Design CORDIC_COS_SIN, start of the top module:
module CORDIC_COS_SIN #(
    parameter DATA_WIDTH = 16,
    parameter PHASE_WIDTH = 32,
    parameter STAGE = 16
) (
    input clk,
    input rst,
    input en,
    input mode,      
    input signed [DATA_WIDTH-1:0] x0,
    input signed [DATA_WIDTH-1:0] y0,
    input signed [PHASE_WIDTH-1:0] phase,    
    output valid,
    output [DATA_WIDTH:0] cos,
    output [DATA_WIDTH:0] sin
);
parameter K = 32'd39797;     
parameter [PHASE_WIDTH*STAGE-1:0] atan = {32'd128, 32'd256, 32'd448, 32'd896, 32'd1856, 32'd3648, 32'd7360, 32'd14656, 32'd29312,
                                         32'd58688, 32'd117312, 32'd234368, 32'd466944, 32'd919872, 32'd1740992, 32'd2949120};
integer i, j;
wire [1:0] quadrant;
assign quadrant = phase[PHASE_WIDTH-1:PHASE_WIDTH-2];
reg signed [DATA_WIDTH:0] x_pre;
reg signed [DATA_WIDTH:0] y_pre;
reg signed [PHASE_WIDTH-1:0] z_pre;
reg signed [DATA_WIDTH:0] x [0:STAGE-1];
reg signed [DATA_WIDTH:0] y [0:STAGE-1];
reg signed [PHASE_WIDTH-1:0] z [0:STAGE-1];
reg signed [DATA_WIDTH:0] x_shift [0:STAGE-1]; 
reg signed [DATA_WIDTH:0] y_shift [0:STAGE-1];
reg [STAGE-1:0] sign;
always @(*) begin
    for(i=0; i<STAGE; i=i+1)begin
        x_shift[i] = x[i] >>> i;
  ...
Size in the first run: about 980 flip-flops, about 100 I/O pins, about 68000 um^2 of cells after synthesis.
Settings: LEC_CHECK=0, CAP_MARGIN=25, CELL_PAD_IN_SITES_GLOBAL_PLACEMENT=2, CORE_ASPECT_RATIO=1.42, CORE_MARGIN=9, CORE_UTILIZATION=40, SLEW_MARGIN=0, TNS_END_PERCENT=50; clock period 2.89 ns.
run.sh (not shown) runs the stock make flow with config.mk's settings and CLKGATE_MAP_FILE=.
The baseline ran to the end with violations: negative setup slack.
Change:
==> flow/config.mk (replaced) <==
export PLATFORM = sky130hd
export DESIGN_NAME = CORDIC_COS_SIN
export DESIGN_NICKNAME = CORDIC_COS_SIN
export VERILOG_FILES = /design/flow/design.v
export SDC_FILE = /design/flow/constraint.sdc
export NUM_CORES = 4
export LEC_CHECK = 0
export CAP_MARGIN = 20
export CORE_MARGIN = 2
export CORE_UTILIZATION = 70
export HOLD_SLACK_MARGIN = -0.09
export SLEW_MARGIN = 20
==> flow/constraint.sdc (replaced) <==
create_clock -name core_clock -period 3.04 [get_ports {clk}]
set_input_delay 0.6080 -clock core_clock [delete_from_list [all_inputs] [get_ports {clk}]]
set_output_delay 0.6080 -clock core_clock [all_outputs]
set_load 0.01 [all_outputs]
Now the flow stopped in 5_1_grt, error GRT-0232; synthesized cell count stays the same; die size shrinks by 46%; synthesized area stays the same.
Change:
--- a/flow/config.mk
+++ b/flow/config.mk
@@ -8,5 +8,5 @@
 export CAP_MARGIN = 20
-export CORE_MARGIN = 2
-export CORE_UTILIZATION = 70
-export HOLD_SLACK_MARGIN = -0.09
+export CELL_PAD_IN_SITES_DETAIL_PLACEMENT = 2
+export CORE_MARGIN = 8
+export CORE_UTILIZATION = 40
 export SLEW_MARGIN = 20
==> flow/constraint.sdc (replaced) <==
create_clock -name core_clock -period 5.0 [get_ports {clk}]
set_input_delay 1.0000 -clock core_clock [delete_from_list [all_inputs] [get_ports {clk}]]
set_output_delay 1.0000 -clock core_clock [all_outputs]
set_load 0.01 [all_outputs]
After rerunning: The changed run reached the layout checks and failed them: negative setup slack. Die size rose by 84%. Synthesized cell count does not change. Synthesized area is unchanged.

* * *

build 74:
CORDIC_COS_SIN again, from the RTL that the note above started with.
==> flow/design.v (excerpt) <==
module CORDIC_COS_SIN #(
    parameter DATA_WIDTH = 16,
    parameter PHASE_WIDTH = 32,
    parameter STAGE = 16
) (
    input clk,
    input rst,
    input en,
    input mode,      
    input signed [DATA_WIDTH-1:0] x0,
    input signed [DATA_WIDTH-1:0] y0,
    input signed [PHASE_WIDTH-1:0] phase,    
    output valid,
    output [DATA_WIDTH:0] cos,
    output [DATA_WIDTH:0] sin
);
clock: 4.17 ns
lec_check: 0
cap_margin: 20
core_margin: 2
core_utilization: 29
slew_margin: 20
Build 74 closes out successfully: all stages finished, all timing, DRC and antenna checks passed.
What build 64 does differently from build 74 at the input level:
Settings: swapping 29 for 61 in CORE_UTILIZATION; putting SETUP_SLACK_MARGIN at 0.47 where nothing was set; swapping 4.17 for 2.7 in the clock period (ns, I/O delays scaled along).
==> results <==
- Relative to build 74, build 64 improves die footprint.
- The log for build 64 ends in global routing (5_1_grt) with error GRT-0232, so the run never completed.
- Looking at build 64 and build 74, the post-synthesis chip area from yosys is a wash.
- Placement row count of build 64 falls short of that of build 74 by more than a quarter.
- Looking at worst slack at placement across both flows, build 64 is the weaker of the two, with build 74 ahead.
- Post-CTS setup-driven buffer insertion count on build 64 is up relative to build 74.
- Of build 64 and build 74, the higher TritonCTS buffer count belongs to build 74.
- Relative to build 74, die outline height has gone down in build 64.
--- input diff build 64..build 71 ---
Settings: CTS_CLUSTER_DIAMETER newly set to 256; CELL_PAD_IN_SITES_DETAIL_PLACEMENT newly set to 1; ABC_AREA newly set to 0; GPL_TIMING_DRIVEN newly set to 1; CORE_UTILIZATION changed from 61 to 41; SETUP_SLACK_MARGIN changed from 0.47 to 0.32; MAX_ROUTING_LAYER newly set to met4; CORE_ASPECT_RATIO newly set to 1.04; PLACE_DENSITY newly set to 0.73; the clock period (ns, I/O delays scaled along) changed from 2.7 to 6.92.
### Flow results
Build 71 did not stop at any stage, and its layout met the timing, design-rule and antenna checks. From build 64 to build 71 the numbers moved as follows: placement-stage worst setup slack went up 2.69 ns, HPWL after detailed placement has decreased, Yosys chip area was more or less identical.
--- input diff build 71..build 4 ---
Settings: a deleted PLACE_DENSITY that had been 0.73; a change of CORE_UTILIZATION from 41 to 72; a deleted CTS_CLUSTER_DIAMETER that had been 256; a deleted CELL_PAD_IN_SITES_DETAIL_PLACEMENT that had been 1; a deleted GPL_TIMING_DRIVEN that had been 1; a change of CAP_MARGIN from 20 to 30; a deleted MAX_ROUTING_LAYER that had been met4; a deleted CORE_ASPECT_RATIO that had been 1.04; a deleted SETUP_SLACK_MARGIN that had been 0.32; a deleted ABC_AREA that had been 0; a change of the clock period (ns, I/O delays scaled along) from 6.92 to 2.91.
### Flow results
The remaining runs in build 71 and build 4 completed every stage, whereas build 4 halted early.
Build 4 did not finish; a tool error ended it in global routing (5_1_grt).
Compared build 71 against build 4; yosys synthesis chip area within noise.
The final reports for build 4 and build 71 show overall die height lower in the former.
Build 4 against build 71: xor-xnor portion of the synthesized cell area roughly the same, total core area has decreased.
Looking at die area, build 4 sits 43% below build 71.
Here is what was changed in the inputs of build 6 compared with build 4.
Settings: changing CAP_MARGIN from 30 to 20; changing CORE_UTILIZATION from 72 to 40; changing the clock period (ns, I/O delays scaled along) from 2.91 to 4.17.
--- outcome ---
Build 6 gives more floorplan core area than build 4 did. Changes observed in build 6 relative to build 4: die area went up about 80%, area after synthesis held. Build 6 | stages: all done | timing, DRC, antenna: all pass.
